==> inputs of run H <==
==> flow/design.v <==
module MAC_Unit #(parameter WIDTH=32) (
    input logic clk,
    input logic reset,
    input  logic [WIDTH-1:0] a,
    input  logic [WIDTH-1:0] b,
    output logic [WIDTH*2-1:0] result
);
    logic [WIDTH-1:0] a_reg, b_reg;
    logic [WIDTH*2-1:0] mult_result;  
    always_ff@(posedge clk or posedge reset) begin
        if (reset) begin
            a_reg <= '0;
            b_reg <= '0;
            mult_result <= '0;
            result <= '0;
        end else begin
            a_reg <= a;
            b_reg <= b;
            mult_result <= a_reg * b_reg;  
            result <= mult_result + result;  
        end 
    end
endmodule
==> flow/run.sh <==
#!/bin/bash
# the make line also repeats each setting of config.mk as NAME=value (left out here)
make -C /OpenROAD-flow-scripts/flow DESIGN_CONFIG=/design/flow/config.mk WORK_HOME=/design/flow/orfs CLKGATE_MAP_FILE= finish
==> flow/config.mk <==
export PLATFORM = sky130hd
export DESIGN_NAME = MAC_Unit
export DESIGN_NICKNAME = MAC_Unit
export VERILOG_FILES = /design/flow/design.v
export SDC_FILE = /design/flow/constraint.sdc
export NUM_CORES = 4
export LEC_CHECK = 0
export ABC_AREA = 0
export CAP_MARGIN = 20
export CORE_MARGIN = 2
export CORE_UTILIZATION = 72
export CTS_CLUSTER_DIAMETER = 376
export CTS_CLUSTER_SIZE = 10
export HOLD_SLACK_MARGIN = -0.08
export SLEW_MARGIN = 20
export TNS_END_PERCENT = 5
==> flow/constraint.sdc <==
create_clock -name core_clock -period 4.88 [get_ports {clk}]
set_input_delay 0.9760 -clock core_clock [delete_from_list [all_inputs] [get_ports {clk}]]
set_output_delay 0.9760 -clock core_clock [all_outputs]
set_load 0.01 [all_outputs]
==> inputs of run D, as changes to run H <==
==> flow/config.mk (replaced) <==
export PLATFORM = sky130hd
export DESIGN_NAME = MAC_Unit
export DESIGN_NICKNAME = MAC_Unit
export VERILOG_FILES = /design/flow/design.v
export SDC_FILE = /design/flow/constraint.sdc
export NUM_CORES = 4
export LEC_CHECK = 0
export CAP_MARGIN = 20
export CORE_MARGIN = 2
export CORE_UTILIZATION = 72
export SLEW_MARGIN = 20
==> flow/constraint.sdc (replaced) <==
create_clock -name core_clock -period 8.96 [get_ports {clk}]
set_input_delay 1.7920 -clock core_clock [delete_from_list [all_inputs] [get_ports {clk}]]
set_output_delay 1.7920 -clock core_clock [all_outputs]
set_load 0.01 [all_outputs]
==> inputs of run P, as changes to run H <==
==> flow/config.mk (replaced) <==
export PLATFORM = sky130hd
export DESIGN_NAME = MAC_Unit
export DESIGN_NICKNAME = MAC_Unit
export VERILOG_FILES = /design/flow/design.v
export SDC_FILE = /design/flow/constraint.sdc
export NUM_CORES = 4
export LEC_CHECK = 0
export ABC_AREA = 1
export CAP_MARGIN = 20
export CORE_MARGIN = 2
export CORE_UTILIZATION = 62
export CTS_CLUSTER_SIZE = 100
export SLEW_MARGIN = 20
==> flow/constraint.sdc (replaced) <==
create_clock -name core_clock -period 4.49 [get_ports {clk}]
set_input_delay 0.8980 -clock core_clock [delete_from_list [all_inputs] [get_ports {clk}]]
set_output_delay 0.8980 -clock core_clock [all_outputs]
set_load 0.01 [all_outputs]
==> inputs of run F, as changes to run H <==
--- a/flow/config.mk
+++ b/flow/config.mk
@@ -5,12 +5,12 @@
 export SDC_FILE = /design/flow/constraint.sdc
 export NUM_CORES = 4
 export LEC_CHECK = 0
-export ABC_AREA = 0
+export ABC_AREA = 1
 export CAP_MARGIN = 20
 export CORE_MARGIN = 2
 export CORE_UTILIZATION = 72
 export CTS_CLUSTER_DIAMETER = 376
-export CTS_CLUSTER_SIZE = 10
+export CTS_CLUSTER_SIZE = 98
 export HOLD_SLACK_MARGIN = -0.08
 export SLEW_MARGIN = 20
 export TNS_END_PERCENT = 5
==> results.txt <==
The following summarizes the physical implementation.

GRT
The via count of the first global-routing pass is ~36000.

Critical path
Max fanout on the critical path was recorded as 11. Listed in order, past its start point the critical path passes buf_6, and2_1, fa_2, fa_1, inv_1, fa_2, fa_1, fa_1, inv_1, fa_1, fa_2, fa_1, ha_4, a21o_1, a21o_1, a21o_1, o41ai_4, o41ai_2, buf_4, a211oi_2, buf_4, o21ai_2, a221oi_2, xnor2_1.

Yosys
The share of synthesized area in the top cell type comes to 0.428. The number of distinct library cell variants in the gate-level netlist after synthesis is about 76.

Final timing
The final-report setup violation count is 56. The post-layout minimum cycle time is between 7 and 8 ns. The final timing report gives a worst setup slack of -2.59 ns.

Outcome
In this run the layout check failures are setup timing. The flow ran to the end, but the layout failed its checks.

Detailed routing
Dividing the detail-routed wire length by the instance count gives 20.7 um.

Job
The number of OpenROAD warnings is 31.

Placed design
The number of placed instances, taps included is between 5000 and 6000.
[end of results for run H]
==> results.txt <==
The following summarizes the physical implementation.

Detailed routing
Per the detail_route report, routed wire per instance is between 20 and 25 um. The iteration count of the initial detailed-routing pass is 5.

Outcome
The flow ran to the end and the layout has no timing, DRC or antenna violations.

Final timing
Setup violations remaining at the end of the flow were counted as 0. The post-layout minimum cycle time is between 8 and 9 ns. The setup slack of the critical path after layout is about 0.27 ns.

Yosys
The number of distinct library cell variants in the gate-level netlist after synthesis is between 70 and 80.

GRT
The via count of the first global-routing pass is between 30000 and 40000.

Job
The number of warnings reported in the stage logs is 28.

Critical path
The peak fanout along the critical path is 19.

Placed design
The number of placed instances, taps included is 5215.
[end of results for run D]
==> results.txt <==
The following summarizes the physical implementation.

Job
The number of OpenROAD warnings is 31.

Outcome
The reasons given for failing layout checks are setup timing. The flow ran to the end, but the layout failed its checks.

Critical path
For flop-to-flop paths, the worst setup slack is -2.12 ns.

Yosys
The share of synthesized area in the top cell type comes to 0.383. After synthesis, the netlist uses 23 different library cells.

Final timing
The final-report setup violation count is 58. For the finished layout, the period the worst path requires is around 6.6 ns. Once routing completed, OpenROAD measured the worst setup slack at -2.12 ns.

Detailed routing
The final routed wire length divided by cell count is 18.1 um.

Finish
The layout contains a multi-input combinational cell count of ~4000.

Placed design
Including well taps, the total number of placed cells is just under 8000.

Clock tree
The number of hold-repair buffers added at the cts stage is 0.

GRT
The via count of the first global-routing pass came to around 44000.
[end of results for run P]
==> results.txt <==
The following summarizes the physical implementation.

Final timing
In the post-route analysis, the smallest setup slack over all paths is -1.67 ns. The post-layout minimum cycle time is between 6 and 7 ns. The final-report setup violation count is 55.

The sum of negative setup slack is -81.74 ns.

Outcome
The violated checks flagged are setup timing. The flow ran to the end, but the layout failed its checks.

GRT
The via count of the first global-routing pass is ~44000.

Detailed routing
The final routed wire length divided by cell count is around 18 um.

Yosys
The fraction of post-synthesis cell area in the top cell type by area is 0.383. The synthesized netlist contains 23 unique library cells. The mean cell area of the mapped netlist is approximately 7 um^2.

Job
The number of OpenROAD warnings is 31.

Placed design
After detailed placement, the design holds a cell count of between 7000 and 8000.
[end of results for run F]
